==> v28: inputs <==
==> flow/design.v <==
`timescale 1ns / 1ps
module day3_part2_top( clk, rst, rom_addr, rom_data, sum, done );
    input clk;
    input rst;
    output [13:0] rom_addr;
    input [7:0] rom_data;
    output [31:0] sum;
    output done;
    reg [13:0] addr;
    wire [7:0] rom_out;
    reg [63:0] sub_group1;
    reg [63:0] sub_group2;
    reg [63:0] sub_group3;
    reg [63:0] comparator;
    reg [7:0] value;
    reg [31:0] sum_triples;
    localparam READ_1 = 3'b000, READ_2 = 3'b001, READ_3 = 3'b010, COMPARE = 3'b011, GET_VAL = 3'b100, CHECK = 3'b101, DONE = 3'b110;
    reg [2:0] state;
    reg int_done;
    assign sum = sum_triples;
    assign done = int_done;
    assign rom_addr = addr;
    assign rom_out = rom_data;
    always @ (posedge clk)
    begin
    if (rst)
    begin
        addr <= 14'b0;
        sub_group1 <= 64'b0;
        sub_group2 <= 64'b0;
        sub_group3 <= 64'b0;
        comparator <= 64'b0;
        value <= 8'b0;
        sum_triples <= 32'b0;
        state <= READ_1;
        int_done <= 1'b0;
    end
    else
    case (state)
    READ_1:
    begin
        addr <= addr + 1;
        if (rom_out == 8'b0)
            state <= READ_2;
        else
            sub_group1[rom_out] <= 1'b1;
    end
    READ_2:
    begin
        addr <= addr + 1;
        if (rom_out == 8'b0)
            state <= READ_3;
        else
            sub_group2[rom_out] <= 1'b1;
    end
    READ_3:
    begin
        addr <= addr + 1;
        if (rom_out == 8'b0)
            state <= COMPARE;
        else
            sub_group3[rom_out] <= 1'b1;
    end
    COMPARE:
    begin
        comparator <= sub_group1 & sub_group2 & sub_group3;
        if ((sub_group1 & sub_group2 & sub_group3) != 64'b0)
        begin
            value <= 8'b0;
            state <= GET_VAL;
        end
        else
        begin
            state <= CHECK;
        end
    end
    GET_VAL:
    begin
        comparator <= comparator >> 1;
        value <= value + 1;
        if (comparator == 1'b1)
        begin
            state <= CHECK;
            sum_triples <= sum_triples + value;
        end
    end
    CHECK:
    begin
        if (rom_out == 8'b0)
            state <= DONE;
        else
        begin
            state <= READ_1;
            sub_group1 <= 64'b0;
            sub_group2 <= 64'b0;
            sub_group3 <= 64'b0;
            comparator <= 64'b0;
        end
    end
    DONE:
    begin
        int_done <= 1'b1;
    end
    endcase
    end
endmodule
==> flow/run.sh <==
#!/bin/bash
# the make line also repeats each setting of config.mk as NAME=value (left out here)
make -C /OpenROAD-flow-scripts/flow DESIGN_CONFIG=/design/flow/config.mk WORK_HOME=/design/flow/orfs CLKGATE_MAP_FILE= finish
==> flow/config.mk <==
export PLATFORM = sky130hd
export DESIGN_NAME = day3_part2_top
export DESIGN_NICKNAME = day3_part2_top
export VERILOG_FILES = /design/flow/design.v
export SDC_FILE = /design/flow/constraint.sdc
export NUM_CORES = 4
export LEC_CHECK = 0
export ABC_AREA = 0
export CAP_MARGIN = 20
export CORE_MARGIN = 2
export CORE_UTILIZATION = 71
export CTS_CLUSTER_DIAMETER = 205
export CTS_CLUSTER_SIZE = 15
export PLACE_DENSITY_LB_ADDON = 0.28
export SLEW_MARGIN = 20
==> flow/constraint.sdc <==
create_clock -name core_clock -period 1.83 [get_ports {clk}]
set_input_delay 0.3660 -clock core_clock [delete_from_list [all_inputs] [get_ports {clk}]]
set_output_delay 0.3660 -clock core_clock [all_outputs]
set_load 0.01 [all_outputs]
==> inputs of v3, as changes to v28 <==
==> flow/config.mk (replaced) <==
export PLATFORM = sky130hd
export DESIGN_NAME = day3_part2_top
export DESIGN_NICKNAME = day3_part2_top
export VERILOG_FILES = /design/flow/design.v
export SDC_FILE = /design/flow/constraint.sdc
export NUM_CORES = 4
export LEC_CHECK = 0
export CAP_MARGIN = 20
export CORE_MARGIN = 2
export CORE_UTILIZATION = 40
export SLEW_MARGIN = 20
==> flow/constraint.sdc (replaced) <==
create_clock -name core_clock -period 3.29 [get_ports {clk}]
set_input_delay 0.6580 -clock core_clock [delete_from_list [all_inputs] [get_ports {clk}]]
set_output_delay 0.6580 -clock core_clock [all_outputs]
set_load 0.01 [all_outputs]
==> inputs of v39, as changes to v28 <==
--- a/flow/config.mk
+++ b/flow/config.mk
@@ -10,6 +10,5 @@
 export CORE_MARGIN = 2
-export CORE_UTILIZATION = 71
-export CTS_CLUSTER_DIAMETER = 205
-export CTS_CLUSTER_SIZE = 15
-export PLACE_DENSITY_LB_ADDON = 0.28
+export CORE_UTILIZATION = 68
+export CTS_CLUSTER_DIAMETER = 203
+export CTS_CLUSTER_SIZE = 30
 export SLEW_MARGIN = 20
==> flow/constraint.sdc (replaced) <==
create_clock -name core_clock -period 1.87 [get_ports {clk}]
set_input_delay 0.3740 -clock core_clock [delete_from_list [all_inputs] [get_ports {clk}]]
set_output_delay 0.3740 -clock core_clock [all_outputs]
set_load 0.01 [all_outputs]
==> inputs of v20, as changes to v28 <==
==> flow/config.mk (replaced) <==
export PLATFORM = sky130hd
export DESIGN_NAME = day3_part2_top
export DESIGN_NICKNAME = day3_part2_top
export VERILOG_FILES = /design/flow/design.v
export SDC_FILE = /design/flow/constraint.sdc
export NUM_CORES = 4
export LEC_CHECK = 0
export CAP_MARGIN = 20
export CORE_MARGIN = 2
export CORE_UTILIZATION = 30
export SLEW_MARGIN = 20
==> flow/constraint.sdc (replaced) <==
create_clock -name core_clock -period 3.29 [get_ports {clk}]
set_input_delay 0.6580 -clock core_clock [delete_from_list [all_inputs] [get_ports {clk}]]
set_output_delay 0.6580 -clock core_clock [all_outputs]
set_load 0.01 [all_outputs]
==> CHANGELOG.md <==
### Metrics

- Signal buffers: about 110
- Status: timing/DRC/antenna clean
- Core ar.: around 32000 µm²
- FP Rows: 65
- Die x size: about 180 µm
- Setup WS pre-CTS: ~120 ps
- Placed Cells: roughly 1900
- Core Util at FP: 0.406
- RD Place Congestion: approximately 0.83
- Vert. Die Dim: about 180 µm
- Detail Placement HPWL: between 20 and 25 mm
- Die Area: between 30000 and 40000 µm²
- Dpl cell area: approximately 14000 µm²
- Clk tree area frac: 0.0721
That was v3.
==> CHANGELOG.md <==
### Implementation results

- Status: did not finish
- Core Util at FP: 0.690
- Vert. Die Dim: 141 µm
- Core ar.: 18600 µm²
- Stop stage: 5_1_grt
- RD Place Congestion: around 0.88
- FP Rows: 50
- Placed Cells: just under 2000
- Detail Placement HPWL: 26.1 mm
- Yosys Chip Area: about 13000 µm²
- Dpl cell area: roughly 16000 µm²
- Setup WS pre-CTS: -981 ps
- Die x size: 141 µm
- Ys Warns: 1
- Error: [ERROR DPL-0038] Utilization greater than 100%, impossible to legalize
- Top cells, area: dfxtp_1, nor2_1, a21oi_1, a311oi_1, nand2_1
- Die Area: ~20000 µm²
That was v39.
==> CHANGELOG.md <==
### Metrics

- Placed Cells: just over 2000
- FP Rows: about 75
- Status: timing/DRC/antenna clean
- Ys flops: 318
- Dpl cell area: between 10000 and 15000 µm²
- Core Util at FP: 0.305
- Vert. Die Dim: between 200 and 250 µm
- RD Place Congestion: approximately 0.81
- Setup WS pre-CTS: slightly below 60 ps
- Adder Share, Synth: 0.0123
- Die Area: between 40000 and 50000 µm²
- Core ar.: roughly 42000 µm²
- Crit path depth: 10
- Yosys Chip Area: 12800 µm²
- Clk tree area frac: 0.0769
That was v20.
==> CHANGELOG.md <==
### Implementation results

- FP Rows: just under 50
- Top cell area share: 0.497
- RD Place Congestion: ~0.94
- Die Area: about 19000 µm²
- Dpl cell area: 16000 µm²
- Vert. Die Dim: 138 µm
- Setup WS pre-CTS: -974 ps
- Register area share after synthesis: 0.497
- Placed Cells: ~2000
- Core Util at FP: 0.719
- Stop stage: 4_1_cts
- IO Pins: about 57
- Status: did not finish
- Error: [ERROR DPL-0033] detailed placement checks failed during check placement.
- Detail Placement HPWL: roughly 29 mm
- Die x size: between 100 and 150 µm
- Core ar.: roughly 18000 µm²
That was v28.
